==> design.v <==
`timescale 1ns/10ps
module SVD (
    clk,
    rst,
    we,
    oe,
    data_i,
    element_sel,
    ready,
    data_o_UV,
    data_o_S
);
input                clk;
input                rst;
input                we;
input                oe;
input         [1:0]  element_sel;
input         [4:0]  data_i;
output reg           ready;
output        [7:0]  data_o_UV;
output        [6:0]  data_o_S;
parameter STAND_BY   = 3'd0;
parameter DATA_IN    = 3'd1;
parameter CACULATION = 3'd2;
parameter READY      = 3'd3;
parameter DATA_OUT   = 3'd4;
parameter INPUT_0    = 2'd0;
parameter INPUT_1    = 2'd1;
parameter INPUT_2    = 2'd2;
parameter INPUT_3    = 2'd3;
parameter OUTPUT_0   = 2'd0;
parameter OUTPUT_1   = 2'd1;
parameter OUTPUT_2   = 2'd2;
parameter OUTPUT_3   = 2'd3;
wire                 next_start;
wire                 next_output_bit_sel;
wire                 finish;
wire                 ready_next;
reg           [2:0]  state;
reg           [2:0]  next_state;
reg                  start;
reg                  output_bit_sel;
reg           [2:0]  element_cnt;
reg           [2:0]  next_element_cnt;
reg    signed [9:0]  a0_i;
reg    signed [9:0]  a1_i;
reg    signed [9:0]  a2_i;
reg    signed [9:0]  a3_i;
reg    signed [9:0]  next_a0_i;
reg    signed [9:0]  next_a1_i;
reg    signed [9:0]  next_a2_i;
reg    signed [9:0]  next_a3_i;
reg           [7:0]  data_o_UV_r;
reg           [6:0]  data_o_S_r;
wire   signed [13:0] S0, S1, S2, S3;         
wire   signed [7:0]  U0, U1, U2, U3;
wire   signed [7:0]  V0, V1, V2, V3;
reg    signed [10:0] U[0:1][0:1],            
                     U_next[0:1][0:1],
                     V[0:1][0:1],
                     V_next[0:1][0:1];
reg    signed [17:0] S[0:1][0:1],            
                     S_next[0:1][0:1];
reg                  uv_count;
wire                 uv_count_next;
reg           [3:0]  i_count;
wire          [3:0]  i_count_next;
reg                  ref_count;
wire                 ref_count_next;
reg           [1:0]  state_c, 
                     state_c_next;
reg    signed [26:0] temp_S[0:1][0:1];
reg    signed [19:0] temp_U[0:1][0:1],
                     temp_V[0:1][0:1];
parameter UV_COUNT  = 1'd1;
parameter I_COUNT   = 4'd9;
parameter REF_COUNT = 1'd1;
parameter WAIT      = 2'd0;
parameter ROTATE    = 2'd1;
parameter MULTIPLY  = 2'd2;
parameter REFLECT   = 2'd3;
wire signed [17:0] KS  = 18'b0_0000_0000_010_111_100;
wire signed [10:0] KUV = 11'b0_0_100_110_101;
integer i, j;
assign next_start  = (element_cnt == 3'd3 && next_element_cnt == 3'd4)? 1'd1 : 1'd0;
assign next_output_bit_sel = (state == DATA_OUT || state == DATA_IN)? ~output_bit_sel : 1'd0; 
assign finish = (state == DATA_OUT && element_sel == OUTPUT_3 && output_bit_sel == 1'd1)? 1'd1 : 1'd0;
assign data_o_UV   = data_o_UV_r;
assign data_o_S   = data_o_S_r;
always@(*) begin
    case(state)
        STAND_BY:begin
            if(we == 1'd1) next_state = DATA_IN;
            else next_state = STAND_BY;
        end
        DATA_IN:begin
            if(start == 1'd1) next_state = CACULATION;
            else next_state = DATA_IN;
        end
        CACULATION:begin
            if(ready == 1'd1) next_state = READY;
            else next_state = CACULATION;
        end
        READY:begin
            if(oe == 1'd1) next_state = DATA_OUT;
            else next_state = READY;
        end
        DATA_OUT:begin
            if(finish == 1'd1) next_state = STAND_BY;
            else next_state = DATA_OUT;
        end
        default:next_state = state;
    endcase
end
always@(*) begin
    next_a0_i        = a0_i;
    next_a1_i        = a1_i;
    next_a2_i        = a2_i;
    next_a3_i        = a3_i;
    next_element_cnt = 3'd0;
    data_o_UV_r      = 8'd0;
    data_o_S_r       = 7'd0;
    case(state)
        DATA_IN:begin
            case(element_sel)
                INPUT_0: begin
                    if(output_bit_sel == 1'd0) begin
                        next_a0_i[4:0] = data_i;
                        next_element_cnt = element_cnt;
                    end
                    else begin
                        next_a0_i[9:5] = data_i;
                        next_element_cnt = element_cnt + 3'd1;
                    end
                end
                INPUT_1:begin
                    if(output_bit_sel == 1'd0) begin
                        next_a1_i[4:0] = data_i;
                        next_element_cnt = element_cnt;
                    end
                    else begin
                        next_a1_i[9:5] = data_i;
                        next_element_cnt = element_cnt + 3'd1;
                    end
                end
                INPUT_2:begin
                    if(output_bit_sel == 1'd0) begin
                        next_a2_i[4:0] = data_i;
                        next_element_cnt = element_cnt;
                    end
                    else begin
                        next_a2_i[9:5] = data_i;
                        next_element_cnt = element_cnt + 3'd1;
                    end
                end
                INPUT_3:begin 
                    if(output_bit_sel == 1'd0) begin
                        next_a3_i[4:0] = data_i;
                        next_element_cnt = element_cnt;
                    end
                    else begin
                        next_a3_i[9:5] = data_i;
                        next_element_cnt = element_cnt + 3'd1;
                    end
                end
            endcase
        end
        DATA_OUT:begin
            case(element_sel)
                OUTPUT_0: begin
                    if(output_bit_sel == 1'd0) begin
                        data_o_UV_r = U0[7:0];
                        data_o_S_r  = S0[6:0];
                    end
                    else begin
                        data_o_UV_r = V0[7:0];
                        data_o_S_r  = S0[13:7];
                    end
                end
                OUTPUT_1: begin
                    if(output_bit_sel == 1'd0) begin
                        data_o_UV_r = U1[7:0];
                        data_o_S_r  = S1[6:0];
                    end
                    else begin
                        data_o_UV_r = V1[7:0];
                        data_o_S_r  = S1[13:7];
                    end
                end
                OUTPUT_2: begin
                    if(output_bit_sel == 1'd0) begin
                        data_o_UV_r = U2[7:0];
                        data_o_S_r  = S2[6:0];
                    end
                    else begin
                        data_o_UV_r = V2[7:0];
                        data_o_S_r  = S2[13:7];
                    end
                end
                OUTPUT_3: begin
                    if(output_bit_sel == 1'd0) begin
                        data_o_UV_r = U3[7:0];
                        data_o_S_r  = S3[6:0];
                    end
                    else begin
                        data_o_UV_r = V3[7:0];
                        data_o_S_r  = S3[13:7];
                    end
                end
            endcase
        end
        default:begin
            next_a0_i        = a0_i;
            next_a1_i        = a1_i;
            next_a2_i        = a2_i;
            next_a3_i        = a3_i;
            next_element_cnt = 3'd0;
            data_o_UV_r      = 8'd0;
            data_o_S_r       = 7'd0;
        end
    endcase
end
assign uv_count_next  = (state_c == WAIT)? 1'd0: uv_count + 1'b1;
assign i_count_next   = (start == 1'd1 || (uv_count == UV_COUNT && i_count == I_COUNT))? 
                            4'd0: (uv_count == UV_COUNT)? i_count + 4'd1: i_count;
assign ref_count_next = (state_c == MULTIPLY && state_c_next == REFLECT)? 1'd0: ~ref_count;
assign ready_next = (start == 1'd1)? 1'd0: (state_c == REFLECT && ref_count == REF_COUNT)? 1'd1: ready;
assign S0 = S[0][0] >>> 4;
assign S1 = S[0][1] >>> 4;
assign S2 = S[1][0] >>> 4;
assign S3 = S[1][1] >>> 4;
assign U0 = U[0][0] >>> 3;
assign U1 = U[0][1] >>> 3;
assign U2 = U[1][0] >>> 3;
assign U3 = U[1][1] >>> 3;
assign V0 = V[0][0] >>> 3;
assign V1 = V[0][1] >>> 3;
assign V2 = V[1][0] >>> 3;
assign V3 = V[1][1] >>> 3;
always@(*) begin
    state_c_next = state_c;
    case(state_c)
        WAIT:     if(start == 1'd1) state_c_next = ROTATE;
        ROTATE:   if(uv_count == UV_COUNT && i_count == I_COUNT) state_c_next = MULTIPLY;
        MULTIPLY: state_c_next = REFLECT;
        REFLECT:  if(ref_count == REF_COUNT) state_c_next = WAIT;
    endcase
end
always@(*) begin
    temp_S[0][0] = 27'd0;
    temp_S[0][1] = 27'd0;
    temp_S[1][0] = 27'd0;
    temp_S[1][1] = 27'd0;
    temp_U[0][0] = 20'd0;
    temp_U[0][1] = 20'd0;
    temp_U[1][0] = 20'd0;
    temp_U[1][1] = 20'd0;
    temp_V[0][0] = 20'd0;
    temp_V[0][1] = 20'd0;
    temp_V[1][0] = 20'd0;
    temp_V[1][1] = 20'd0;
    S_next[0][0] = S[0][0];
    S_next[0][1] = S[0][1];
    S_next[1][0] = S[1][0];
    S_next[1][1] = S[1][1];
    U_next[0][0] = U[0][0];
    U_next[0][1] = U[0][1];
    U_next[1][0] = U[1][0];
    U_next[1][1] = U[1][1];
    V_next[0][0] = V[0][0];
    V_next[0][1] = V[0][1];
    V_next[1][0] = V[1][0];
    V_next[1][1] = V[1][1];
    case(state_c)
        WAIT: begin
            if(start == 1'd1) begin
                S_next[0][0] = $signed({ {2{a0_i[9]}}, a0_i[8:0], 7'b0 });
                S_next[0][1] = $signed({ {2{a1_i[9]}}, a1_i[8:0], 7'b0 });
                S_next[1][0] = $signed({ {2{a2_i[9]}}, a2_i[8:0], 7'b0 });
                S_next[1][1] = $signed({ {2{a3_i[9]}}, a3_i[8:0], 7'b0 });
                U_next[0][0] = 11'd512;
                U_next[0][1] = 11'd0;
                U_next[1][0] = 11'd0;
                U_next[1][1] = 11'd512;
                V_next[0][0] = 11'd512;
                V_next[0][1] = 11'd0;
                V_next[1][0] = 11'd0;
                V_next[1][1] = 11'd512;
            end
        end
        ROTATE: begin
            if(uv_count == 1'd0 && S[1][0] != $signed(18'd0)) begin  
                if(S[0][0][17] ^ S[1][0][17]) begin
                    S_next[0][0] = S[0][0] - (S[1][0] >>> i_count);
                    S_next[1][0] = S[1][0] + (S[0][0] >>> i_count);
                    S_next[0][1] = S[0][1] - (S[1][1] >>> i_count);
                    S_next[1][1] = S[1][1] + (S[0][1] >>> i_count);
                    U_next[0][0] = U[0][0] - (U[0][1] >>> i_count);
                    U_next[0][1] = U[0][1] + (U[0][0] >>> i_count);
                    U_next[1][0] = U[1][0] - (U[1][1] >>> i_count);
                    U_next[1][1] = U[1][1] + (U[1][0] >>> i_count);
                end
                else begin
                    S_next[0][0] = S[0][0] + (S[1][0] >>> i_count);
                    S_next[1][0] = S[1][0] - (S[0][0] >>> i_count);
                    S_next[0][1] = S[0][1] + (S[1][1] >>> i_count);
                    S_next[1][1] = S[1][1] - (S[0][1] >>> i_count);
                    U_next[0][0] = U[0][0] + (U[0][1] >>> i_count);
                    U_next[0][1] = U[0][1] - (U[0][0] >>> i_count);
                    U_next[1][0] = U[1][0] + (U[1][1] >>> i_count);
                    U_next[1][1] = U[1][1] - (U[1][0] >>> i_count);
                end
            end
            else if(uv_count == 1'd1 && S[0][1] != $signed(18'd0))begin
                if(S[0][0][17] ^ S[0][1][17]) begin  
                    S_next[0][0] = S[0][0] - (S[0][1] >>> i_count);
                    S_next[0][1] = S[0][1] + (S[0][0] >>> i_count);
                    S_next[1][0] = S[1][0] - (S[1][1] >>> i_count);
                    S_next[1][1] = S[1][1] + (S[1][0] >>> i_count);
                    V_next[0][0] = V[0][0] - (V[0][1] >>> i_count);
                    V_next[0][1] = V[0][1] + (V[0][0] >>> i_count);
                    V_next[1][0] = V[1][0] - (V[1][1] >>> i_count);
                    V_next[1][1] = V[1][1] + (V[1][0] >>> i_count);
                end
                else begin
                    S_next[0][0] = S[0][0] + (S[0][1] >>> i_count);
                    S_next[0][1] = S[0][1] - (S[0][0] >>> i_count);
                    S_next[1][0] = S[1][0] + (S[1][1] >>> i_count);
                    S_next[1][1] = S[1][1] - (S[1][0] >>> i_count);
                    V_next[0][0] = V[0][0] + (V[0][1] >>> i_count);
                    V_next[0][1] = V[0][1] - (V[0][0] >>> i_count);
                    V_next[1][0] = V[1][0] + (V[1][1] >>> i_count);
                    V_next[1][1] = V[1][1] - (V[1][0] >>> i_count);
                end
            end
        end
        MULTIPLY: begin
            temp_S[0][0] = KS * S[0][0];
            temp_S[0][1] = KS * S[0][1];
            temp_S[1][0] = KS * S[1][0];
            temp_S[1][1] = KS * S[1][1];
            temp_U[0][0] = KUV * U[0][0];
            temp_U[0][1] = KUV * U[0][1];
            temp_U[1][0] = KUV * U[1][0];
            temp_U[1][1] = KUV * U[1][1];
            temp_V[0][0] = KUV * V[0][0];
            temp_V[0][1] = KUV * V[0][1];
            temp_V[1][0] = KUV * V[1][0];
            temp_V[1][1] = KUV * V[1][1];
            S_next[0][0] = temp_S[0][0] >>> 9; 
            S_next[0][1] = temp_S[0][1] >>> 9; 
            S_next[1][0] = temp_S[1][0] >>> 9; 
            S_next[1][1] = temp_S[1][1] >>> 9; 
            U_next[0][0] = temp_U[0][0] >>> 9; 
            U_next[0][1] = temp_U[0][1] >>> 9; 
            U_next[1][0] = temp_U[1][0] >>> 9; 
            U_next[1][1] = temp_U[1][1] >>> 9; 
            V_next[0][0] = temp_V[0][0] >>> 9; 
            V_next[0][1] = temp_V[0][1] >>> 9; 
            V_next[1][0] = temp_V[1][0] >>> 9; 
            V_next[1][1] = temp_V[1][1] >>> 9; 
        end
        REFLECT: begin
            if(S[ref_count][ref_count][17] == 1'd1) begin
                S_next[0][ref_count] = $signed(~S[0][ref_count] + 18'd1);
                S_next[1][ref_count] = $signed(~S[1][ref_count] + 18'd1);
                V_next[0][ref_count] = $signed(~V[0][ref_count] + 11'd1);
                V_next[1][ref_count] = $signed(~V[1][ref_count] + 11'd1);
            end
        end
    endcase
end
always@(posedge clk or negedge rst) begin
	if(!rst) begin
        state           <= STAND_BY;
        start           <= 1'd0;
        element_cnt     <= 3'd0;
        output_bit_sel  <= 1'd0;
        a0_i            <= 10'd0;
        a1_i            <= 10'd0;
        a2_i            <= 10'd0;
        a3_i            <= 10'd0;
        for(i = 0; i != 2; i = i + 1) begin
            for(j = 0; j != 2; j = j + 1) begin
                S[i][j] <= 18'd0;
                U[i][j] <= 11'd0;
                V[i][j] <= 11'd0;
            end
        end
        ready           <= 1'd1;
        uv_count        <= 1'd0;
        i_count         <= 4'd0;
        ref_count       <= 1'd0;
        state_c         <= WAIT;
	end
	else begin
        state           <= next_state;
        start           <= next_start;
        element_cnt     <= next_element_cnt;
        output_bit_sel  <= next_output_bit_sel;
        a0_i            <= next_a0_i;
        a1_i            <= next_a1_i;
        a2_i            <= next_a2_i;
        a3_i            <= next_a3_i;
        for(i = 0; i != 2; i = i + 1) begin
            for(j = 0; j != 2; j = j + 1) begin
                S[i][j] <= S_next[i][j];
                U[i][j] <= U_next[i][j];
                V[i][j] <= V_next[i][j];
            end
        end
        ready           <= ready_next;
        uv_count        <= uv_count_next;
        i_count         <= i_count_next;
        ref_count       <= ref_count_next;
        state_c         <= state_c_next;
	end
end
endmodule
==> run.sh <==
#!/bin/bash
# the make line also repeats each setting of config.mk as NAME=value (left out here)
make -C /OpenROAD-flow-scripts/flow DESIGN_CONFIG=/design/flow/config.mk WORK_HOME=/design/flow/orfs CLKGATE_MAP_FILE= finish
==> config.mk <==
export PLATFORM = sky130hd
export DESIGN_NAME = SVD
export DESIGN_NICKNAME = SVD
export VERILOG_FILES = /design/flow/design.v
export SDC_FILE = /design/flow/constraint.sdc
export NUM_CORES = 4
export LEC_CHECK = 0
export ABC_AREA = 1
export CAP_MARGIN = 20
export CORE_ASPECT_RATIO = 0.97
export CORE_MARGIN = 2
export CORE_UTILIZATION = 71
export CTS_CLUSTER_DIAMETER = 248
export GPL_ROUTABILITY_DRIVEN = 1
export PLACE_DENSITY_LB_ADDON = 0.03
export SLEW_MARGIN = 20
==> constraint.sdc <==
create_clock -name core_clock -period 5.08 [get_ports {clk}]
set_input_delay 1.0160 -clock core_clock [delete_from_list [all_inputs] [get_ports {clk}]]
set_output_delay 1.0160 -clock core_clock [all_outputs]
set_load 0.01 [all_outputs]
==> results of run 1 <==
==> layout make-up <==
type / instances / area [um^2] / share of cell area [%]
Antenna cell: 17 / 42.5 / 0.0672
Clock buffer: 36 / 782 / 1.24
Clock inverter: 17 / 213 / 0.336
Inverter: 1254 / 4750 / 7.51
Multi-Input combinational cell: 6089 / 44400 / 70.1
Sequential cell: 221 / 5580 / 8.81
Tap cell: 1000 / 1250 / 1.98
Timing Repair Buffer: 760 / 6310 / 9.98
==> layer usage <==
metal / up-vias / track usage, % / wire [um]
met5: - / 1.63 / 433
met4: 26 / 25.5 / 17500
met3: 1756 / 20.7 / 38200
met2: 5585 / 74.8 / 86200
met1: 28505 / 66.3 / 75500
li1: 26798 / - / -
==> metrics by stage <==
step	utilization [%]	cells	TNS [ns]	setup WS, ns
floorplan	-	7811	0	0.0311
global placement	78.4	9150	-2.78	-0.347
detailed placement	78.4	9150	-9.96	-0.570
CTS	81.2	9266	-0.227	-0.0500
global route	85.5	9379	-20.96	-0.723
finish	85.6	9394	-10.18	-0.594
==> what timing repair did <==
| item | in CTS | in global routing |
|---|---|---|
| resized | 181 | 663 |
| setup endpoints to repair | 49 | 88 |
| cloned | 8 | 7 |
| setup buffers | 55 | 106 |
| pin swaps | 60 | 263 |
==> run summary, run 1 <==
XOR Share, Synth -> 2.17%
First-pass DRT Iterations -> 15
Fin. Hold Viols -> 0
CTS H-Tree Depth -> 1
placed inst area -> 57900 um^2
flops & latches, synth -> 221
Core Rows -> 98
Worst setup endpoint -> V[2][10]
RSZ-0062 raised after global routing -> yes
flop2flop setup slack -> -0.59 ns
Setup Skew -> 0.0212 ns
vias -> 62.7k
drt total wl -> 218000 um
DRT antenna net count -> 0
top cells by area -> ha_1 18%, fa_1 16%, nand2_1 13%
Worst Hold Class -> flip-flop to flip-flop
max cap viols -> 0
Initial DRC Count -> 10.6k
slowest stage delay, CP -> 0.40 ns
Worst Hold Path EP -> ready
dominant register cell -> dfrtp_1
Worst-path clk slew -> 0.07 ns
Post-synth seq share -> 10.4%
flip-flops with a built-in enable -> 0
critical path arrival -> 6.23 ns
Log Warnings -> 76
Routed wire per std cell -> 23.2 um
Initial Util -> 71.9%
# fillers -> 4515
Via density -> 6.67
area share, top type -> 18.3%
cts hold-fix bufs -> 0
yosys cell count -> 7811
Hold Crit Depth -> 1
syn_nets -> 9026
port bufs -> 26
clk latency of the worst-skew pair -> 0.62 ns
WHS -> 0.482 ns
layout net count -> 9570
count leader, synth -> nand2_1
total die area -> 77100 um^2
outcome -> failed layout checks
Period Utilization, post-route -> 112%
critical path capture point type -> flip-flop
Failing Checks -> negative setup slack
mux contribution to synthesized area -> 0.228%
cell mode on critical path -> nand2_1
Root Buffer -> clkbuf_16
Async SR Flop Fraction -> 100%
CP required -> 5.63 ns
Synth top cells by count -> 1779 x nand2_1, 1217 x inv_1, 776 x ha_1, 766 x o21ai_0, 554 x nor2_1
worst setup path startpoint -> S[2][0]
vias in the first global route -> 56.6k
Slew @ Worst Pin -> 1.10 ns
Core Area -> 73900 um^2
fmax -> 176 MHz
relative slew slack -> 26.0%
simple-gate share of the synthesized area -> 24.0%
Synth Warn # -> 10
worst r2r path cells -> 37
Post-Syn Instances -> 7811
Synth cell types -> 73
cell type with the largest total area -> ha_1
Netlist Area Pre-Place -> 53200 um^2
gp weighted congestion -> 1.18
CP Launch Type -> flip-flop
syn avg cell area -> 6.81 um^2
CTS Buf Count -> 29
critical path depth -> 37
final setup margin -> -0.594 ns
Final Cell Area -> 63300 um^2
first-pass GRT wire length -> 309000 um
DRC errors left -> 0
CTS sink cnt -> 221
crit path buf inv count -> 6
R2R Path Start -> S[2][0]
Reg-to-Reg End -> V[2][10]
Setup-failing EPs final -> 52
yosys stat area -> 53200 um^2
initial antenna violation count -> 20
width of the die -> 282 um
Crit path max-delay family -> simple AND/OR/NAND/NOR gates
fin crit period -> 5.67 ns
clk buf depth -> 3
grt ovf -> 0
DPL Wire Length -> 157000 um
critical path class -> flip-flop to flip-flop
max-slew violations -> 0
hold path startpoint -> start
Tot GR Track Use -> 51.6%
Synth Area in Adders -> 34.4%
largest net degree at the start of global routing -> 101
Top Ports -> 27
Critical Path Slowest Stage Cell -> dfrtp_1
P&R area growth vs syn -> 19.1%
chip height -> 273 um
main logic family after synthesis -> adder cells
CP Max Fanout -> 5
clock tree from TritonCTS -> built
Complex Gates by Area -> 17.7%
==> run 2, diff against run 1 <==
Settings changed: ABC_AREA 1 to unset, CAP_MARGIN 20 to 40, CORE_ASPECT_RATIO 0.97 to 0.91, CORE_UTILIZATION 71 to 72, CTS_CLUSTER_DIAMETER 248 to unset, CTS_CLUSTER_SIZE set to 57, GPL_ROUTABILITY_DRIVEN 1 to unset, PLACE_DENSITY_LB_ADDON 0.03 to 0.0, SETUP_SLACK_MARGIN set to 0.71, TNS_END_PERCENT set to 5.
Clock period 5.08 ns to 5.62 ns, I/O delays scaled along.
==> run 2 against run 1 <==
Against the previous run:
- hold slack got worse by 0.0073 ns
- clock-buffer cell count rose by 4
- routed wire length fell by 12%
- die size fell by 3.6%
- design area fell by 5.7%
- largest cell class unchanged
- sequential cell count did not move
- critical path depth fell by 13
- setup slack improved by 0.33 ns
- the layout still fails its checks (negative setup slack)
- critical path type unchanged
==> run summary, run 2 <==
outcome -> failed layout checks
Failing Checks -> negative setup slack
CP required -> 6.10 ns
DRC errors left -> 0
max-slew violations -> 0
critical path capture point type -> flip-flop
flops & latches, synth -> 221
max cap viols -> 0
Synth top cells by count -> 776 x ha_1, 703 x inv_1, 478 x nand2_1, 430 x nor2_1, 428 x fa_1
cell type with the largest total area -> ha_1
Slew @ Worst Pin -> 0.973 ns
grt ovf -> 0
Complex Gates by Area -> 15.9%
Initial Util -> 73.1%
simple-gate share of the synthesized area -> 11.9%
syn avg cell area -> 8.67 um^2
Worst-path clk slew -> 0.07 ns
CTS Buf Count -> 29
Setup-failing EPs final -> 18
final setup margin -> -0.265 ns
Via density -> 6.91
initial antenna violation count -> 13
DRT antenna net count -> 0
dpl ws -> -0.312 ns
yosys stat area -> 52000 um^2
critical path arrival -> 6.36 ns
Routed wire per std cell -> 25.9 um
Synth cell types -> 100
yosys cell count -> 5994
Worst Hold Class -> primary input to asynchronous set/reset pin
vias in the first global route -> 50.6k
Tot GR Track Use -> 50.0%
RSZ-0062 raised after global routing -> yes
gp weighted congestion -> 1.05
area occupied by registers -> 5580 um^2
R2R Path Start -> i_count[0]
dominant register cell -> dfrtp_1
Top Ports -> 27
Netlist Area Pre-Place -> 52000 um^2
Post-synth seq share -> 10.7%
drt total wl -> 191000 um
clock tree from TritonCTS -> built
crit path buf inv count -> 5
layout net count -> 7606
Reg-to-Reg End -> S[3][15]
First-pass DRT Iterations -> 9
post-layout util -> 84.0%
CP Launch Type -> flip-flop
critical path class -> flip-flop to flip-flop
port bufs -> 26
fin crit period -> 5.88 ns
critical path depth -> 24
XOR Share, Synth -> 9.46%
Crit path max-delay family -> simple AND/OR/NAND/NOR gates
Log Warnings -> 72
flop2flop setup slack -> -0.26 ns
mux contribution to synthesized area -> 9.73%
total die area -> 74300 um^2
Core Area -> 71100 um^2
Async SR Flop Fraction -> 100%
Critical Path Slowest Stage Cell -> or4b_4
cts hold-fix bufs -> 0
Core Rows -> 93
multi-input logic area -> 44100 um^2
DPL Wire Length -> 140000 um
count leader, synth -> ha_1
Period Utilization, post-route -> 105%
Fin. Hold Viols -> 0
clk buf depth -> 3
main logic family after synthesis -> adder cells
width of the die -> 286 um
relative slew slack -> 35.0%
flip-flops with a built-in enable -> 0
P&R area growth vs syn -> 14.9%
slowest stage delay, CP -> 0.53 ns
vias -> 51.0k
Post-Syn Instances -> 5994
CP Max Fanout -> 7
Setup Skew -> 0.0273 ns
WHS -> 0.475 ns
chip height -> 260 um
Synth Warn # -> 10
CTS sink cnt -> 221
CTS H-Tree Depth -> 1
worst r2r path cells -> 24
top cells by area -> ha_1 19%, fa_1 16%, dfrtp_1 10%
area share, top type -> 18.7%
Root Buffer -> clkbuf_16
syn_nets -> 7209
crit-path cells -> buf_6 > buf_12 > buf_8 > mux4_2 > mux4_2 > or3_4 > or4b_4 > or3_4 > or2_4 > nand2_2 > xnor2_1 > nand2_1 > o21ai_1 > ha_1 > and3_1 > a21oi_1 > o21ai_1 > o41ai_2 > buf_4 > buf_4 > xor2_1 > o21ai_0 > a31oi_1 > o31ai_1
# fillers -> 4121
largest net degree at the start of global routing -> 93
Synth Area in Adders -> 35.2%
first-pass GRT wire length -> 288000 um
worst setup path startpoint -> i_count[0]
fmax -> 170 MHz
clk latency of the worst-skew pair -> 0.62 ns
Worst setup endpoint -> S[3][15]
Initial DRC Count -> 8227
-- run 2: through the flow --
step	cell area, um^2	setup TNS, ns	instances
global route	59700	-6.65	7365
global placement	56800	-1.36	7249
finish	59700	-2.12	7370
floorplan	52300	-0.534	5994
CTS	59000	-0.552	7340
detailed placement	56900	-4.47	7254
-- run 2: metal layers --
layer  GRT usage, %  vias up  routed length [um]
met5              0        -                  92
met4           23.9       16               11300
met3           17.3     1070               30200
met2           74.8     4126               79800
met1           65.2    24171               69300
li1               -    21569                   -
-- run 2: layout make-up --
class | count | share of cell area [%]
multi-input cells | 4808 | 73.9
flip-flops and latches | 221 | 9.34
repair buffers | 624 | 8.53
inverters | 707 | 4.45
well taps | 950 | 1.99
clock buffers | 40 | 1.39
clock inverters | 14 | 0.344
diodes | 6 | 0.0252
-- run 2: what timing repair did --
item | 4_1_cts | 5_1_grt
gates resized | 221 | 106
pin swaps | 141 | 65
endpoints found under the hold margin | 0 | 0
buffers inserted | 32 | 15
cloned | 0 | 2
endpoints found under the setup margin | 91 | 103
==> run 3, diff against run 2 <==
Settings changed: CAP_MARGIN 40 to 20, CORE_ASPECT_RATIO 0.91 to unset, CORE_UTILIZATION 72 to 40, CTS_CLUSTER_SIZE 57 to unset, GPL_ROUTABILITY_DRIVEN set to 0, GPL_TIMING_DRIVEN set to 0, PLACE_DENSITY_LB_ADDON 0.0 to unset, SETUP_SLACK_MARGIN 0.71 to unset, TNS_END_PERCENT 5 to unset.
Clock period 5.62 ns to 7.67 ns, I/O delays scaled along.
==> run 3 against run 2 <==
Against the previous run:
- still fails the layout checks on negative setup slack
- design area shrank 6.2%
- clock skew up 0.029 ns
- clock-buffer cell count fell by 6
- sequential share of layout area rose by 0.59 points
- fmax is 23% lower
- critical endpoint is now S[1][17]
==> run summary, run 3 <==
outcome -> failed layout checks
Failing Checks -> negative setup slack
main logic family after synthesis -> adder cells
critical path arrival -> 8.12 ns
drt total wl -> 212000 um
syn avg cell area -> 8.67 um^2
mux contribution to synthesized area -> 9.73%
cts hold-fix bufs -> 0
critical path depth -> 31
Async SR Flop Fraction -> 100%
Top Ports -> 27
Via density -> 6.22
clk latency of the worst-skew pair -> 0.64 ns
critical path capture point type -> flip-flop
Period Utilization, post-route -> 100%
yosys stat area -> 52000 um^2
DPL Wire Length -> 165000 um
Initial DRC Count -> 6370
critical path class -> flip-flop to flip-flop
Initial Util -> 40.2%
final setup margin -> -0.0101 ns
cell mode on critical path -> buf_6
top cells by area -> ha_1 19%, fa_1 16%, dfrtp_1 10%
grt ovf -> 0
Hold Crit Depth -> 2
Log Warnings -> 69
hold path startpoint -> state[0]
Worst setup endpoint -> S[1][17]
placed inst area -> 54600 um^2
max-slew violations -> 0
fin cells -> 7823
worst setup path startpoint -> i_count[1]
Netlist Area Pre-Place -> 52000 um^2
Post-synth seq share -> 10.7%
Post-Syn Instances -> 5994
flip-flops with a built-in enable -> 0
DRT antenna net count -> 0
syn_nets -> 7209
fin crit period -> 7.68 ns
Synth cell types -> 100
Critical Path Slowest Stage Cell -> dfrtp_2
CTS Buf Count -> 27
Crit path max-delay family -> AND-OR/OR-AND gates
WHS -> 0.486 ns
area share, top type -> 18.7%
CP required -> 8.11 ns
vias in the first global route -> 47.2k
Routed wire per std cell -> 27.1 um
width of the die -> 364 um
clk buf depth -> 3
CTS sink cnt -> 221
max cap viols -> 0
placed insts -> 7768
area occupied by registers -> 5560 um^2
yosys cell count -> 5994
relative slew slack -> 13.3%
CTS H-Tree Depth -> 1
clock tree from TritonCTS -> built
layout net count -> 7270
Synth Area in Adders -> 35.2%
Complex Gates by Area -> 15.9%
simple-gate share of the synthesized area -> 11.9%
initial antenna violation count -> 12
Root Buffer -> clkbuf_16
port bufs -> 24
Synth top cells by count -> 776 x ha_1, 703 x inv_1, 478 x nand2_1, 430 x nor2_1, 428 x fa_1
Synth Warn # -> 10
Tot GR Track Use -> 31.6%
Slew @ Worst Pin -> 1.30 ns
slowest stage delay, CP -> 0.49 ns
worst r2r path cells -> 31
Sum Neg Setup Slack -> -0.0200 ns
cell type with the largest total area -> ha_1
# fillers -> 12.9k
Setup Skew -> 0.0568 ns
fmax -> 130 MHz
DRC errors left -> 0
Worst Hold Path EP -> state[0]
Setup-failing EPs final -> 2
vias -> 48.6k
dpl ws -> -2.11 ns
Core Rows -> 132
count leader, synth -> ha_1
Worst Hold Class -> flip-flop to flip-flop
Fin. Hold Viols -> 0
CP Launch Type -> flip-flop
first-pass GRT wire length -> 311000 um
First-pass DRT Iterations -> 12
Core Area -> 129000 um^2
Final Cell Area -> 56000 um^2
flop2flop setup slack -> -0.01 ns
Worst-path clk slew -> 0.07 ns
chip height -> 364 um
CP Max Fanout -> 10
largest net degree at the start of global routing -> 77
crit path buf inv count -> 7
XOR Share, Synth -> 9.46%
flops & latches, synth -> 221
total die area -> 133000 um^2
multi-input logic area -> 43000 um^2
dominant register cell -> dfrtp_1
P&R area growth vs syn -> 7.72%
Reg-to-Reg End -> S[1][17]
R2R Path Start -> i_count[1]
-- run 3: cell type report --
| type | instances | area share [%] |
|---|---|---|
| multi-input cells | 4808 | 76.8 |
| flip-flops and latches | 221 | 9.94 |
| inverters | 707 | 4.74 |
| well taps | 1742 | 3.89 |
| plain buffers | 252 | 2.15 |
| clock buffers | 34 | 1.31 |
| repair buffers | 38 | 0.838 |
| clock inverters | 14 | 0.329 |
| diodes | 7 | 0.0313 |
-- run 3: per-layer routing --
metal | up-vias | part of all wire, % | wire [um] | GRT usage [%]
li1 | 20887 | - | - | -
met1 | 23476 | 37 | 77800 | 37.8
met2 | 3314 | 41 | 86400 | 46.0
met3 | 960 | 13 | 28300 | 12.7
met4 | 12 | 9.0 | 19100 | 22.1
met5 | - | 0.090 | 190 | 0
-- run 3: timing repair --
action	in CTS	in global routing
endpoints found under the setup margin	74	41
setup buffers	0	4
gates resized	66	89
pin swaps	0	6
hold endpoints to repair	0	0
-- run 3: per-stage QoR --
stage	util, %
CTS	43.1
floorplan	-
finish	43.3
detailed placement	42.3
global placement	42.1
global route	43.3
==> run 4, diff against run 3 <==
Settings changed: ABC_AREA set to 1, CAP_MARGIN 20 to 0, CELL_PAD_IN_SITES_GLOBAL_PLACEMENT set to 3, CORE_ASPECT_RATIO set to 0.6, CORE_MARGIN 2 to 4, CORE_UTILIZATION 40 to 65, CTS_CLUSTER_DIAMETER set to 243, CTS_CLUSTER_SIZE set to 72, GPL_TIMING_DRIVEN 0 to unset, HOLD_SLACK_MARGIN set to 0.27, MAX_ROUTING_LAYER set to met5, SETUP_SLACK_MARGIN set to 0.73, TNS_END_PERCENT set to 80.
Clock period 7.67 ns to 11.6 ns, I/O delays scaled along.
==> run 4 against run 3 <==
Against the previous run:
- the run now fails in 3_1_place_gp_skip_io
- die size down 35%
- synthesized cell count up 30%
- synthesized area up 2.3%
==> run summary, run 4 <==
simple-gate share of the synthesized area -> 24.0%
top cells by area -> ha_1 18%, fa_1 16%, nand2_1 13%
Complex Gates by Area -> 17.7%
syn_nets -> 9026
Synth top cells by count -> 1779 x nand2_1, 1217 x inv_1, 776 x ha_1, 766 x o21ai_0, 554 x nor2_1
total die area -> 86600 um^2
yosys stat area -> 53200 um^2
dominant register cell -> dfrtp_1
Async SR Flop Fraction -> 100%
XOR Share, Synth -> 2.17%
Synth Area in Adders -> 34.4%
Post-synth seq share -> 10.4%
Core Rows -> 80
syn avg cell area -> 6.81 um^2
cell type with the largest total area -> ha_1
outcome -> aborted with a tool error
Initial Util -> 66.2%
Post-Syn Instances -> 7811
Stop stage -> 3_1_place_gp_skip_io
Netlist Area Pre-Place -> 53200 um^2
width of the die -> 377 um
main logic family after synthesis -> adder cells
count leader, synth -> nand2_1
Err -> [ERROR GPL-0301] Utilization 153.997 % exceeds 100%.
Synth cell types -> 73
mux contribution to synthesized area -> 0.228%
area share, top type -> 18.3%
chip height -> 230 um
flip-flops with a built-in enable -> 0
Core Area -> 80300 um^2
flops & latches, synth -> 221
Synth Warn # -> 10
yosys cell count -> 7811
==> run 5, diff against run 4 <==
Settings changed: ABC_AREA 1 to unset, CAP_MARGIN 0 to 15, CELL_PAD_IN_SITES_DETAIL_PLACEMENT set to 2, CELL_PAD_IN_SITES_GLOBAL_PLACEMENT 3 to 0, CORE_ASPECT_RATIO 0.6 to 1.05, CORE_MARGIN 4 to 7, CORE_UTILIZATION 65 to 40, CTS_CLUSTER_DIAMETER 243 to 133, CTS_CLUSTER_SIZE 72 to 18, GPL_TIMING_DRIVEN set to 0, HOLD_SLACK_MARGIN 0.27 to 0.09, MAX_ROUTING_LAYER met5 to unset, MIN_ROUTING_LAYER set to met2, PLACE_DENSITY_LB_ADDON set to 0.13, SETUP_SLACK_MARGIN 0.73 to unset, SLEW_MARGIN 20 to 0, TNS_END_PERCENT 80 to unset.
Clock period 11.6 ns to 7.67 ns, I/O delays scaled along.
==> run 5 against run 4 <==
Against the previous run:
- synthesized area decreased by 2.3%
- synthesized cell count decreased by 23%
- the run fails in 5_1_grt
- die size increased by 62%
==> run summary, run 5 <==
outcome -> aborted with a tool error
Stop stage -> 5_1_grt
Err -> [ERROR GRT-0116] Global routing finished with congestion. Check the congestion regions in the DRC Viewer.
syn avg cell area -> 8.67 um^2
yosys cell count -> 5994
yosys stat area -> 52000 um^2
width of the die -> 366 um
chip height -> 383 um
dominant register cell -> dfrtp_1
Synth cell types -> 100
Top Ports -> 27
main logic family after synthesis -> adder cells
top cells by area -> ha_1 19%, fa_1 16%, dfrtp_1 10%
placed insts -> 7752
CTS Buf Count -> 18
DPL Wire Length -> 207000 um
Tot GR Track Use -> 69.5%
syn_nets -> 7209
count leader, synth -> ha_1
flops & latches, synth -> 221
CTS H-Tree Depth -> 1
simple-gate share of the synthesized area -> 11.9%
port bufs -> 24
XOR Share, Synth -> 9.46%
Synth Warn # -> 10
Post-synth seq share -> 10.7%
clk buf depth -> 3
Root Buffer -> clkbuf_16
Synth top cells by count -> 776 x ha_1, 703 x inv_1, 478 x nand2_1, 430 x nor2_1, 428 x fa_1
area share, top type -> 18.7%
grt ovf -> 10
Netlist Area Pre-Place -> 52000 um^2
Complex Gates by Area -> 15.9%
Initial Util -> 40.3%
Synth Area in Adders -> 35.2%
Core Rows -> 135
total die area -> 140000 um^2
Post-Syn Instances -> 5994
Async SR Flop Fraction -> 100%
Core Area -> 129000 um^2
mux contribution to synthesized area -> 9.73%
cell type with the largest total area -> ha_1
flip-flops with a built-in enable -> 0
CTS sink cnt -> 221
[run 5: timing repair]
| action | CTS |
|---|---|
| setup endpoints to repair | 105 |
| setup buffers | 1 |
| hold buffers | 0 |
| endpoints found under the hold margin | 0 |
| pin swaps | 2 |
| gates resized | 111 |
[run 5: through the flow]
stage	setup TNS [ns]	worst slack [ns]	cell area, um^2
4_1_cts	0	0.00218	55600
3_5_place_dp	-96.52	-3.07	54800
3_3_place_gp	-1274.67	-5.58	54300
2_1_floorplan	0	1.32	52000
[run 5: routing by layer]
| layer | GRT overflow | GRT usage (%) |
|---|---|---|
| met1 | - | - |
| met2 | 0 | 72.6 |
| met3 | 1 | 76.3 |
| met4 | 8 | 57.6 |
| met5 | 1 | 45.4 |
==> run 6, diff against run 5 <==
Settings changed: CAP_MARGIN 15 to 20, CELL_PAD_IN_SITES_DETAIL_PLACEMENT 2 to 0, CELL_PAD_IN_SITES_GLOBAL_PLACEMENT 0 to 1, CORE_ASPECT_RATIO 1.05 to unset, CORE_MARGIN 7 to 2, CORE_UTILIZATION 40 to 19, CTS_CLUSTER_DIAMETER 133 to unset, CTS_CLUSTER_SIZE 18 to 35, GPL_TIMING_DRIVEN 0 to 1, HOLD_SLACK_MARGIN 0.09 to unset, MIN_ROUTING_LAYER met2 to unset, PLACE_DENSITY set to 0.39, PLACE_DENSITY_LB_ADDON 0.13 to unset, SLEW_MARGIN 0 to 10.
Clock period 7.67 ns to 10.7 ns, I/O delays scaled along.
==> run 6 against run 5 <==
Against the previous run:
- synthesized area stayed put
- synthesized cell count unchanged
- the run now finishes clean
- die size rose by 98%
==> run summary, run 6 <==
outcome -> no timing/DRC/antenna violations
Async SR Flop Fraction -> 100%
Hold Crit Depth -> 1
worst r2r path cells -> 27
Initial DRC Count -> 2772
Worst-path clk slew -> 0.07 ns
cts hold-fix bufs -> 0
clk buf depth -> 3
CTS Buf Count -> 39
R2R Path Start -> i_count[0]
XOR Share, Synth -> 9.46%
area share, top type -> 18.7%
initial antenna violation count -> 11
Synth top cells by count -> 776 x ha_1, 703 x inv_1, 478 x nand2_1, 430 x nor2_1, 428 x fa_1
port bufs -> 26
syn_nets -> 7209
chip height -> 527 um
yosys stat area -> 52000 um^2
Reg-to-Reg End -> S[2][16]
vias in the first global route -> 45.1k
layout net count -> 7160
Complex Gates by Area -> 15.9%
critical path depth -> 27
worst setup path startpoint -> i_count[0]
Routed wire per std cell -> 23.3 um
Worst Hold Class -> flip-flop to flip-flop
multi-input logic area -> 42800 um^2
Netlist Area Pre-Place -> 52000 um^2
Top Ports -> 27
Core Rows -> 191
dominant register cell -> dfrtp_1
count leader, synth -> ha_1
Log Warnings -> 69
cell type with the largest total area -> ha_1
First-pass DRT Iterations -> 5
grt ovf -> 0
CP Launch Type -> flip-flop
critical path class -> flip-flop to flip-flop
clk latency of the worst-skew pair -> 0.65 ns
top cells by area -> ha_1 19%, fa_1 16%, dfrtp_1 10%
main logic family after synthesis -> adder cells
Post-CTS Setup Bufs -> 0
yosys cell count -> 5994
simple-gate share of the synthesized area -> 11.9%
slowest stage delay, CP -> 0.74 ns
CTS H-Tree Depth -> 2
Resize count post-CTS -> 0
Fin. Hold Viols -> 0
mux contribution to synthesized area -> 9.73%
critical path arrival -> 8.22 ns
P&R area growth vs syn -> 11.9%
cell mode on critical path -> a21oi_1
syn avg cell area -> 8.67 um^2
drt total wl -> 222000 um
fin cells -> 9545
Sum Neg Setup Slack -> 0 ns
Core Area -> 271000 um^2
Final Cell Area -> 58200 um^2
DPL Wire Length -> 171000 um
Synth Area in Adders -> 35.2%
final setup margin -> 2.98 ns
# fillers -> 29.8k
flip-flops with a built-in enable -> 0
max cap viols -> 0
Synth Warn # -> 10
WHS -> 0.468 ns
Via density -> 4.54
relative slew slack -> 27.2%
RSZ-0062 raised after global routing -> no
Period Utilization, post-route -> 72.1%
Initial Util -> 19.1%
fin crit period -> 7.72 ns
flop2flop setup slack -> 2.98 ns
Worst Hold Path EP -> uv_count
CTS sink cnt -> 221
Root Buffer -> clkbuf_16
largest net degree at the start of global routing -> 94
Worst setup endpoint -> S[2][16]
placed inst area -> 56800 um^2
Setup-failing EPs final -> 0
vias -> 43.4k
flops & latches, synth -> 221
critical path capture point type -> flip-flop
crit path buf inv count -> 4
Synth cell types -> 100
CP Max Fanout -> 35
CP required -> 11.20 ns
DRC errors left -> 0
hold path startpoint -> state_c[0]
post-layout util -> 21.4%
Tot GR Track Use -> 15.8%
clock tree from TritonCTS -> built
area occupied by registers -> 5570 um^2
total die area -> 278000 um^2
fmax -> 130 MHz
placed insts -> 9474
DRT antenna net count -> 0
Post-synth seq share -> 10.7%
Setup Skew -> 0.0567 ns
Critical Path Slowest Stage Cell -> dfrtp_4
dpl ws -> 2.84 ns
max-slew violations -> 0
Slew @ Worst Pin -> 1.08 ns
Post-Syn Instances -> 5994
Crit path max-delay family -> AND-OR/OR-AND gates
first-pass GRT wire length -> 325000 um
width of the die -> 527 um
[run 6: routing by layer]
layer	share of wire, %	track usage [%]	wire length, um	vias up
li1	-	-	-	20657
met1	49	22.6	109000	21697
met2	46	26.1	102000	827
met3	2.7	0.900	6000	175
met4	2.2	3.40	4770	0
met5	0	0	0	-
[run 6: final cells by class]
| type | count | area share (%) |
|---|---|---|
| antenna | 4 | 0.0172 |
| clock buffer | 55 | 1.90 |
| clock inverter | 12 | 0.338 |
| inverter | 707 | 4.57 |
| multi-input combinational | 4808 | 73.6 |
| sequential | 221 | 9.58 |
| tap | 3570 | 7.68 |
| timing repair buffer | 168 | 2.29 |
==> run 7, diff against run 6 <==
Settings changed: CELL_PAD_IN_SITES_DETAIL_PLACEMENT 0 to unset, CELL_PAD_IN_SITES_GLOBAL_PLACEMENT 1 to unset, CORE_UTILIZATION 19 to 72, CTS_CLUSTER_DIAMETER set to 367, CTS_CLUSTER_SIZE 35 to unset, GPL_ROUTABILITY_DRIVEN 0 to unset, GPL_TIMING_DRIVEN 1 to unset, PLACE_DENSITY 0.39 to 0.4, SETUP_SLACK_MARGIN set to 0.85, SLEW_MARGIN 10 to 20.
Clock period 10.7 ns to 5.65 ns, I/O delays scaled along.
==> run 7 against run 6 <==
Against the previous run:
- the layout now fails its checks (negative setup slack)
- critical path depth rose by 1
- die size decreased by 73%
- global-route usage grew 32 points
- hold slack got worse by 0.021 ns
- synthesized cell count stayed put
- final cell count down 22%
- routed wire length is 13% lower
- sequential cell count unchanged
- first-iteration DRC count increased to 2.9 times the previous value
- critical path type unchanged
- setup slack got worse by 3.3 ns
==> run summary, run 7 <==
critical path arrival -> 6.47 ns
Post-synth seq share -> 10.7%
Core Area -> 71500 um^2
Tot GR Track Use -> 48.0%
port bufs -> 26
Synth Warn # -> 10
max cap viols -> 0
Post-Syn Instances -> 5994
dominant register cell -> dfrtp_1
fin cells -> 7469
flop2flop setup slack -> -0.29 ns
Complex Gates by Area -> 15.9%
first-pass GRT wire length -> 278000 um
XOR Share, Synth -> 9.46%
CTS sink cnt -> 221
Failing Checks -> negative setup slack
flip-flops with a built-in enable -> 0
clock tree from TritonCTS -> built
Initial Util -> 72.7%
critical path capture point type -> flip-flop
Setup-failing EPs final -> 7
CP Max Fanout -> 14
gp weighted congestion -> 1.05
grt ovf -> 0
First-pass DRT Iterations -> 13
Log Warnings -> 74
cell type with the largest total area -> ha_1
cts hold-fix bufs -> 0
area share, top type -> 18.7%
Via density -> 6.92
worst r2r path cells -> 28
fmax -> 168 MHz
vias -> 51.7k
CP required -> 6.18 ns
Initial DRC Count -> 8011
max-slew violations -> 0
Worst Hold Class -> primary input to asynchronous set/reset pin
total die area -> 74300 um^2
Crit path max-delay family -> AND-OR/OR-AND gates
CTS H-Tree Depth -> 1
R2R Path Start -> i_count[1]
slowest stage delay, CP -> 0.52 ns
DPL Wire Length -> 138000 um
largest net degree at the start of global routing -> 95
# fillers -> 3816
CP Launch Type -> flip-flop
Core Rows -> 98
syn avg cell area -> 8.67 um^2
fin crit period -> 5.94 ns
width of the die -> 273 um
Fin. Hold Viols -> 0
relative slew slack -> 27.9%
Netlist Area Pre-Place -> 52000 um^2
count leader, synth -> ha_1
mux contribution to synthesized area -> 9.73%
RSZ-0062 raised after global routing -> yes
Slew @ Worst Pin -> 1.08 ns
chip height -> 273 um
vias in the first global route -> 49.5k
layout net count -> 7705
Synth cell types -> 100
Async SR Flop Fraction -> 100%
Synth top cells by count -> 776 x ha_1, 703 x inv_1, 478 x nand2_1, 430 x nor2_1, 428 x fa_1
Routed wire per std cell -> 25.8 um
crit path buf inv count -> 9
clk latency of the worst-skew pair -> 0.67 ns
CTS Buf Count -> 30
initial antenna violation count -> 10
Period Utilization, post-route -> 105%
Worst-path clk slew -> 0.07 ns
Top Ports -> 27
main logic family after synthesis -> adder cells
DRC errors left -> 0
Critical Path Slowest Stage Cell -> dfrtp_4
Root Buffer -> clkbuf_16
yosys stat area -> 52000 um^2
drt total wl -> 193000 um
critical path class -> flip-flop to flip-flop
P&R area growth vs syn -> 19.0%
cell mode on critical path -> buf_4
Setup Skew -> 0.0486 ns
simple-gate share of the synthesized area -> 11.9%
worst setup path startpoint -> i_count[1]
top cells by area -> ha_1 19%, fa_1 16%, dfrtp_1 10%
Reg-to-Reg End -> S[2][15]
Synth Area in Adders -> 35.2%
critical path depth -> 28
dpl ws -> -0.177 ns
Worst setup endpoint -> S[2][15]
placed insts -> 7233
outcome -> failed layout checks
DRT antenna net count -> 0
final setup margin -> -0.289 ns
syn_nets -> 7209
flops & latches, synth -> 221
yosys cell count -> 5994
clk buf depth -> 3
[run 7: metrics by stage]
step	hold WS [ns]	cell area, um^2	util, %	setup TNS (ns)
3_3_place_gp	0.458	56900	79.6	-0.206
5_1_grt	0.516	61800	86.5	-2.55
2_1_floorplan	0.438	52600	-	-0.340
3_5_place_dp	0.473	56900	79.6	-1.18
4_1_cts	0.486	59100	82.7	0
6_report	0.447	61800	86.5	-0.663
[run 7: metal layers]
layer  wire (um)  vias to the layer above  track usage, %
met5         191                        -               0
met4       14400                       16            24.6
met3       28600                     1295            13.7
met2       81100                     4138            72.2
met1       68500                    24452            63.1
li1            -                    21755               -
[run 7: cell type report]
cell class	count	area (um^2)	share of cell area, %
Inverter	707	2670	4.32
Tap cell	950	1190	1.92
Multi-Input combinational cell	4808	45400	73.4
Clock inverter	15	149	0.241
Antenna cell	6	15.0	0.0243
Timing Repair Buffer	722	6010	9.72
Sequential cell	221	5590	9.04
Clock buffer	40	798	1.29
[run 7: timing repair]
item,in CTS,in global routing
endpoints found under the hold margin,0,0
buffers inserted,79,92
gates resized,154,455
endpoints found under the setup margin,89,105
gates cloned,2,2
pin swaps,76,232
==> run 8, diff against run 7 <==
Settings changed: ABC_AREA set to 1, CTS_CLUSTER_DIAMETER 367 to unset, MAX_ROUTING_LAYER set to met4, PLACE_DENSITY 0.4 to unset, PLACE_DENSITY_LB_ADDON set to 0.2, SETUP_SLACK_MARGIN 0.85 to 1.61, TNS_END_PERCENT set to 5.
Clock period 5.65 ns to 5.37 ns, I/O delays scaled along.
==> run 8 against run 7 <==
Against the previous run:
- final cell count rose by 21%
- non-clock buffer count fell by 309
- largest cell class unchanged
- still fails the layout checks on negative setup slack
- hold slack got worse by 0.040 ns
- first-iteration DRC count rose by 28%
- critical path depth rose by 10
- highest routed layer is now met4
- fmax rose by 8.6%
- sequential share of layout area rose by 0.28 points
==> run summary, run 8 <==
outcome -> failed layout checks
Failing Checks -> negative setup slack
cell type with the largest total area -> ha_1
max cap viols -> 0
critical path depth -> 38
Routed wire per std cell -> 23.2 um
placed inst area -> 56100 um^2
Post-synth seq share -> 10.4%
relative slew slack -> 25.1%
syn_nets -> 9026
CP required -> 5.88 ns
Final Cell Area -> 60200 um^2
RSZ-0062 raised after global routing -> yes
Post-Syn Instances -> 7811
CTS sink cnt -> 221
Worst Hold Class -> primary input to asynchronous set/reset pin
XOR Share, Synth -> 2.17%
vias -> 59.9k
DRT antenna net count -> 0
cell mode on critical path -> nand2_1
largest net degree at the start of global routing -> 98
width of the die -> 276 um
CTS H-Tree Depth -> 1
Synth Warn # -> 10
yosys cell count -> 7811
met3 WL -> 36000 um
cts hold-fix bufs -> 0
Detail Route met2 WL -> 83800 um
area share, top type -> 18.3%
critical path class -> flip-flop to flip-flop
fmax -> 183 MHz
simple-gate share of the synthesized area -> 24.0%
initial antenna violation count -> 14
M1 WL -> 73200 um
clk latency of the worst-skew pair -> 0.62 ns
Tot GR Track Use -> 52.4%
Slew @ Worst Pin -> 1.12 ns
Synth top cells by count -> 1779 x nand2_1, 1217 x inv_1, 776 x ha_1, 766 x o21ai_0, 554 x nor2_1
Highest Signal Layer -> met4
yosys stat area -> 53200 um^2
Setup Skew -> 0.0219 ns
gp weighted congestion -> 1.15
flops & latches, synth -> 221
Critical Path Slowest Stage Cell -> dfrtp_1
final setup margin -> -0.0996 ns
Fin. Hold Viols -> 0
clk buf depth -> 3
Worst-path clk slew -> 0.07 ns
Complex Gates by Area -> 17.7%
vias in the first global route -> 55.3k
port bufs -> 26
critical path capture point type -> flip-flop
total die area -> 76000 um^2
Async SR Flop Fraction -> 100%
R2R Path Start -> S[2][2]
flip-flops with a built-in enable -> 0
Top Ports -> 27
CP Launch Type -> flip-flop
count leader, synth -> nand2_1
Netlist Area Pre-Place -> 53200 um^2
CTS Buf Count -> 29
mux contribution to synthesized area -> 0.228%
Period Utilization, post-route -> 102%
First-pass DRT Iterations -> 30
Synth Area in Adders -> 34.4%
crit path buf inv count -> 5
Setup-failing EPs final -> 1
fin cells -> 9013
Worst setup endpoint -> V[1][10]
Core Rows -> 99
Log Warnings -> 72
CP Max Fanout -> 6
DRC errors left -> 0
chip height -> 276 um
placed insts -> 8835
fin crit period -> 5.47 ns
worst setup path startpoint -> S[2][2]
drt total wl -> 209000 um
main logic family after synthesis -> adder cells
clock tree from TritonCTS -> built
slowest stage delay, CP -> 0.40 ns
Via density -> 6.64
Initial Util -> 72.7%
worst r2r path cells -> 38
flop2flop setup slack -> -0.1 ns
critical path arrival -> 5.98 ns
max-slew violations -> 0
top cells by area -> ha_1 18%, fa_1 16%, nand2_1 13%
grt ovf -> 0
Crit path max-delay family -> simple AND/OR/NAND/NOR gates
first-pass GRT wire length -> 300000 um
P&R area growth vs syn -> 13.3%
layout net count -> 9223
Synth cell types -> 73
Root Buffer -> clkbuf_16
DPL Wire Length -> 152000 um
dominant register cell -> dfrtp_1
Initial DRC Count -> 10.2k
Reg-to-Reg End -> V[1][10]
syn avg cell area -> 6.81 um^2
Core Area -> 73100 um^2
## run 8: repair_timing
| item | 4_1_cts | 5_1_grt |
|---|---|---|
| setup endpoints to repair | 169 | 175 |
| endpoints found under the hold margin | 0 | 0 |
| gates resized | 101 | 515 |
| pin swaps | 31 | 175 |
| setup buffers | 32 | 56 |
| gates cloned | 4 | 9 |
## run 8: per-stage QoR
step           setup WS, ns  utilization, %  hold slack (ns)  setup TNS [ns]
2_1_floorplan         0.693               -            0.403               0
3_3_place_gp         -0.231            76.7            0.461          -0.305
3_5_place_dp        -0.0981            76.7            0.469          -0.457
4_1_cts               0.237            79.2            0.456               0
5_1_grt              -0.235            82.4            0.485           -3.59
6_report            -0.0996            82.4            0.407         -0.0996
## run 8: final cells by class
class	count	area, um^2
Fill cell	4855	12800
Timing Repair Buffer	413	3670
Timing Repair inverter	3	41.3
Inverter	1254	4750
Multi-Input combinational cell	6086	43800
Tap cell	959	1200
Sequential cell	221	5610
Clock buffer	34	785
Antenna cell	24	60.1
Clock inverter	19	283
## run 8: layer usage
metal	track usage [%]	vias to the layer above
met4	26.2	0
met3	19.7	1487
li1	-	26144
met1	65.4	27276
met5	-	-
met2	74.0	4982
==> run 9, diff against run 8 <==
Settings changed: CAP_MARGIN 20 to 0, CORE_ASPECT_RATIO set to 0.97, CORE_MARGIN 2 to 4, CORE_UTILIZATION 72 to 43, CTS_CLUSTER_DIAMETER set to 331, GPL_ROUTABILITY_DRIVEN set to 0, HOLD_SLACK_MARGIN set to 0.26, PLACE_DENSITY_LB_ADDON 0.2 to unset, SETUP_SLACK_MARGIN 1.61 to 0.73, TNS_END_PERCENT 5 to 95.
Clock period 5.37 ns to 11.6 ns, I/O delays scaled along.
==> run 9 against run 8 <==
Against the previous run:
- now clean on timing, DRC and antenna
- highest routed layer unchanged
- utilization fell by 37 points
- synthesized area unchanged
- global-route usage shrank 23 points
- critical path type is now primary input to output pin
- largest cell class unchanged
==> run summary, run 9 <==
yosys stat area -> 53200 um^2
first-pass GRT wire length -> 287000 um
critical path capture point type -> output pin
Setup-failing EPs final -> 0
chip height -> 354 um
syn avg cell area -> 6.81 um^2
yosys cell count -> 7811
dpl ws -> 3.73 ns
Post-CTS Setup Bufs -> 0
Resize count post-CTS -> 0
DPL Wire Length -> 147000 um
cts hold-fix bufs -> 0
worst setup path startpoint -> element_sel[0]
worst r2r path cells -> 36
placed inst area -> 54700 um^2
Setup Skew -> 0.0351 ns
Netlist Area Pre-Place -> 53200 um^2
flops & latches, synth -> 221
M1 WL -> 83900 um
relative slew slack -> 4.53%
placed insts -> 9243
Worst Hold Path EP -> state[1]
P&R area growth vs syn -> 5.04%
hold path startpoint -> state[4]
CP Launch Type -> primary input
fin crit period -> 8.12 ns
Worst setup endpoint -> data_o_S[2]
Core Rows -> 126
CTS H-Tree Depth -> 1
Synth cell types -> 73
max-slew violations -> 0
drt total wl -> 187000 um
area share, top type -> 18.3%
First-pass DRT Iterations -> 8
top cells by area -> ha_1 18%, fa_1 16%, nand2_1 13%
flip-flops with a built-in enable -> 0
DRT antenna net count -> 0
Synth top cells by count -> 1779 x nand2_1, 1217 x inv_1, 776 x ha_1, 766 x o21ai_0, 554 x nor2_1
clk buf depth -> 3
Routed wire per std cell -> 20.1 um
Core Area -> 122000 um^2
Hold Crit Depth -> 2
Synth Area in Adders -> 34.4%
vias in the first global route -> 49.3k
Complex Gates by Area -> 17.7%
Async SR Flop Fraction -> 100%
Worst Hold Class -> flip-flop to flip-flop
CTS sink cnt -> 221
vias -> 53.2k
Slew @ Worst Pin -> 1.40 ns
Initial DRC Count -> 6194
Sum Neg Setup Slack -> 0 ns
crit path buf inv count -> 3
layout net count -> 8890
main logic family after synthesis -> adder cells
Detail Route met2 WL -> 78000 um
cell mode on critical path -> clkdlybuf4s50_1
total die area -> 129000 um^2
Critical Path Slowest Stage Cell -> a2111oi_0
flop2flop setup slack -> 4.74 ns
Log Warnings -> 72
cell type with the largest total area -> ha_1
simple-gate share of the synthesized area -> 24.0%
slowest stage delay, CP -> 1.20 ns
Crit path max-delay family -> buffers and inverters
Via density -> 5.72
initial antenna violation count -> 7
critical path depth -> 8
CTS Buf Count -> 30
port bufs -> 26
Post-synth seq share -> 10.4%
Synth Warn # -> 10
grt ovf -> 0
critical path arrival -> 5.80 ns
outcome -> no timing/DRC/antenna violations
Worst-path clk slew -> 0.09 ns
WHS -> 0.462 ns
critical path class -> primary input to output pin
met3 WL -> 18400 um
final setup margin -> 3.48 ns
dominant register cell -> dfrtp_1
syn_nets -> 9026
Highest Signal Layer -> met4
clk latency of the worst-skew pair -> 0.64 ns
CP required -> 9.28 ns
Final Cell Area -> 55800 um^2
RSZ-0062 raised after global routing -> no
Root Buffer -> clkbuf_16
fmax -> 123 MHz
max cap viols -> 0
fin cells -> 9301
DRC errors left -> 0
mux contribution to synthesized area -> 0.228%
XOR Share, Synth -> 2.17%
Tot GR Track Use -> 29.1%
Period Utilization, post-route -> 70.0%
CP Max Fanout -> 13
largest net degree at the start of global routing -> 101
width of the die -> 365 um
Fin. Hold Viols -> 0
count leader, synth -> nand2_1
Reg-to-Reg End -> S[1][17]
clock tree from TritonCTS -> built
Top Ports -> 27
crit-path cells -> clkdlybuf4s50_1 > nand2_1 > nor2_1 > inv_1 > o22ai_1 > a2111oi_0 > nor3_1 > clkdlybuf4s50_1
Initial Util -> 43.5%
Post-Syn Instances -> 7811
R2R Path Start -> i_count[0]
## run 9: metal layers
metal  track usage [%]  vias to the layer above
met5                 -                        -
met4              9.00                        0
met3              4.64                      397
met2              42.2                     2391
met1              41.4                    24960
li1                  -                    25435
## run 9: final cells by class
| class | instances | area, um^2 |
|---|---|---|
| fill | 12528 | 66300 |
| sequential | 221 | 5550 |
| clock buffer | 39 | 856 |
| clock inverter | 16 | 219 |
| multi-input combinational | 6086 | 41800 |
| tap | 1600 | 2000 |
| timing repair buffer | 82 | 686 |
| inverter | 1254 | 4720 |
| antenna | 3 | 7.51 |
## run 9: through the flow
step | utilization [%]
finish | 45.7
global route | 45.7
CTS | 45.7
detailed placement | 44.8
global placement | 44.8
floorplan | -
